== wip/xenon ==
==> flow/design.v (excerpt) <==
module TopLevelModule(
    input clk,                    
    input [2:0] switches,        
    input confirm_key1,   
input confirm_key2,     
    input reset_key,            
    output [1:0] player_led,     
    output [1:0] winner_led           
);
    wire [2:0] column_select;
    wire confirm_move1;
wire confirm_move2;
    wire reset_game;
    wire [1:0] current_player;
    wire game_over;
    InputProcessor input_proc(
        .clk(clk),
        .switches(switches),
        .confirm_key1(confirm_key1),
        .confirm_key2(confirm_key2),
        .reset_key(reset_key),
        .column(column_select),
        .confirm1(confirm_move1),
.confirm2(confirm_move2),
        .reset(reset_game)
    );
    control control_unit(
        .clk(clk),
        .reset(reset_game),
        .column_select(column_select),
        .confirm_move1(confirm_move1),
        .confirm_move2(confirm_move2),
        .current_player(current_player),
        .game_over(game_over), .winner(winner_led)
    );
    assign player_led = current_player;
endmodule
Size: roughly 100 flip-flops, roughly 11 I/O pins, about 7700 um^2 of cells after synthesis.
clock: 10.0 ns
lec_check: 0
cap_margin: 20
core_margin: 2
core_utilization: 40
cts_cluster_diameter: 324
cts_cluster_size: 96
slew_margin: 20
tns_end_percent: 15
run.sh (not shown) runs the stock make flow with config.mk's settings and CLKGATE_MAP_FILE=.
Every stage of the flow completed for wip/xenon, and the final layout passed the timing, DRC and antenna checks.
--- input diff wip/xenon..wip/fjord ---
Settings: swapping 2 for 3 in CORE_MARGIN; swapping 96 for 19 in CTS_CLUSTER_SIZE; putting HOLD_SLACK_MARGIN at -0.04 where nothing was set; putting PLACE_DENSITY_LB_ADDON at 0.25 where nothing was set; putting GPL_ROUTABILITY_DRIVEN at 0 where nothing was set; putting SETUP_SLACK_MARGIN at 2.42 where nothing was set; clearing TNS_END_PERCENT, which used to be 15; putting MIN_ROUTING_LAYER at met1 where nothing was set; clearing CTS_CLUSTER_DIAMETER, which used to be 324; swapping 20 for 0 in CAP_MARGIN.
### Flow results
wip/fjord | stages: all done | timing, DRC, antenna: all pass. wip/fjord and wip/xenon ended up with nearly the same post-placement cell area. The switching power of wip/fjord was superior to that of wip/xenon. For core utilization, wip/fjord and wip/xenon come out practically identical.
### wip/fjord -> wip/cedar
Settings: swapping -0.04 for -0.06 in HOLD_SLACK_MARGIN; clearing PLACE_DENSITY_LB_ADDON, which used to be 0.25; putting CELL_PAD_IN_SITES_GLOBAL_PLACEMENT at 2 where nothing was set; swapping 40 for 51 in CORE_UTILIZATION; putting CTS_CLUSTER_DIAMETER at 293 where nothing was set; clearing GPL_ROUTABILITY_DRIVEN, which used to be 0; swapping 3 for 4 in CORE_MARGIN; swapping 0 for 20 in CAP_MARGIN; swapping 19 for 95 in CTS_CLUSTER_SIZE; putting PLACE_DENSITY at 0.35 where nothing was set; clearing MIN_ROUTING_LAYER, which used to be met1; putting CORE_ASPECT_RATIO at 0.5 where nothing was set; swapping 2.42 for 2.76 in SETUP_SLACK_MARGIN.
## What came out
wip/cedar vs wip/fjord — maximum clock rate rose about 1%. wip/cedar against wip/fjord: number of DRC violations after detailed routing comparable; number of hold-slack violations in the final timing report level. From wip/fjord to wip/cedar the numbers moved as follows: worst setup slack moved up; final area fell 0.55%; register share of the cell area +0.16 points; switching part of the total picked up an extra 1.5 points; total power divided by cell area went up. The lower number of cells on the worst reg-to-reg path of wip/cedar and wip/fjord is in wip/cedar. wip/cedar against wip/fjord: share of total power in the clock network shows a reduction of 0.7 points, post-detailed-placement cell area fell by 0.59%.
What wip/umber does differently from wip/cedar at the input level:
Settings: CELL_PAD_IN_SITES_GLOBAL_PLACEMENT: 2 -> unset; PLACE_DENSITY: 0.35 -> unset; CTS_CLUSTER_DIAMETER: 293 -> unset; HOLD_SLACK_MARGIN: -0.06 -> -0.07; CORE_UTILIZATION: 51 -> 58; SETUP_SLACK_MARGIN: 2.76 -> unset; CTS_CLUSTER_SIZE: 95 -> unset; CORE_MARGIN: 4 -> 2.
==> results <==
Between wip/umber and wip/cedar, the chip height is lower for wip/umber.
wip/umber: layout overhead on the synthesized area 0.80 points below wip/cedar
wip/umber falls short of wip/cedar in setup slack.
No run among wip/umber and wip/cedar stopped early or left any final violation; all are clean.
The run showing the smaller number of buffers other than clock buffers in the final layout is wip/umber.
Detail-routed net length per standard cell: wip/umber > wip/cedar
--- input diff wip/umber..wip/yarrow ---
Settings: CORE_UTILIZATION: 58 -> 40; HOLD_SLACK_MARGIN: -0.07 -> unset; TNS_END_PERCENT: unset -> 80; CORE_ASPECT_RATIO: 0.5 -> unset; CELL_PAD_IN_SITES_DETAIL_PLACEMENT: unset -> 2.
Results
wip/umber has completed all stages; timing, DRC and antenna checks passed. wip/yarrow went all the way through synthesis, placement and routing and the layout is clean on timing, DRC and antenna. Looking at area of the core across both flows, wip/yarrow is the weaker of the two, with wip/umber ahead. | final critical path time including I/O delays and setup | wip/yarrow vs wip/umber | worse |. met2 usage in global routing was lower in wip/umber than in wip/yarrow. In the route summary, wip/yarrow ends up with a via count exceeding that of wip/umber. Compared with wip/umber, in wip/yarrow core utilization lower, combinational power share rose 0.8 points. Looking at part of the total power dissipated in the clock network across wip/yarrow and wip/umber, the one that comes out higher is wip/umber. Comparing wip/yarrow and wip/umber, the lower multi-input logic portion of the cell area is on wip/yarrow. Cmp wip/yarrow vs wip/umber: cell count higher in wip/yarrow.
## Diff of input files: wip/maple against wip/yarrow
Settings: clearing CELL_PAD_IN_SITES_DETAIL_PLACEMENT, which used to be 2; clearing TNS_END_PERCENT, which used to be 80; putting CORE_ASPECT_RATIO at 0.5 where nothing was set; swapping 40 for 59 in CORE_UTILIZATION; putting SETUP_SLACK_MARGIN at 2.94 where nothing was set.
Findings:
input_proc.column[2] as the launching instance or port of the critical path was reported by wip/maple, and control_unit.current_player[0] by wip/yarrow.
The number of global-route vias before repair of wip/maple falls short of that of wip/yarrow by 1467.
Taking wip/yarrow as the reference, in wip/maple area overhead of the layout relative to synthesis went down 0.99 points, shortest period the worst path allows went down 0.47 ns, worst-case setup margin in the final layout went up 0.47 ns, final hold slack went down 0.15 ns, wire length went down 6900 um.
wip/yarrow -> wip/maple: overall die width increased by more than 10%
Power is estimated from default activity; no workload was simulated.
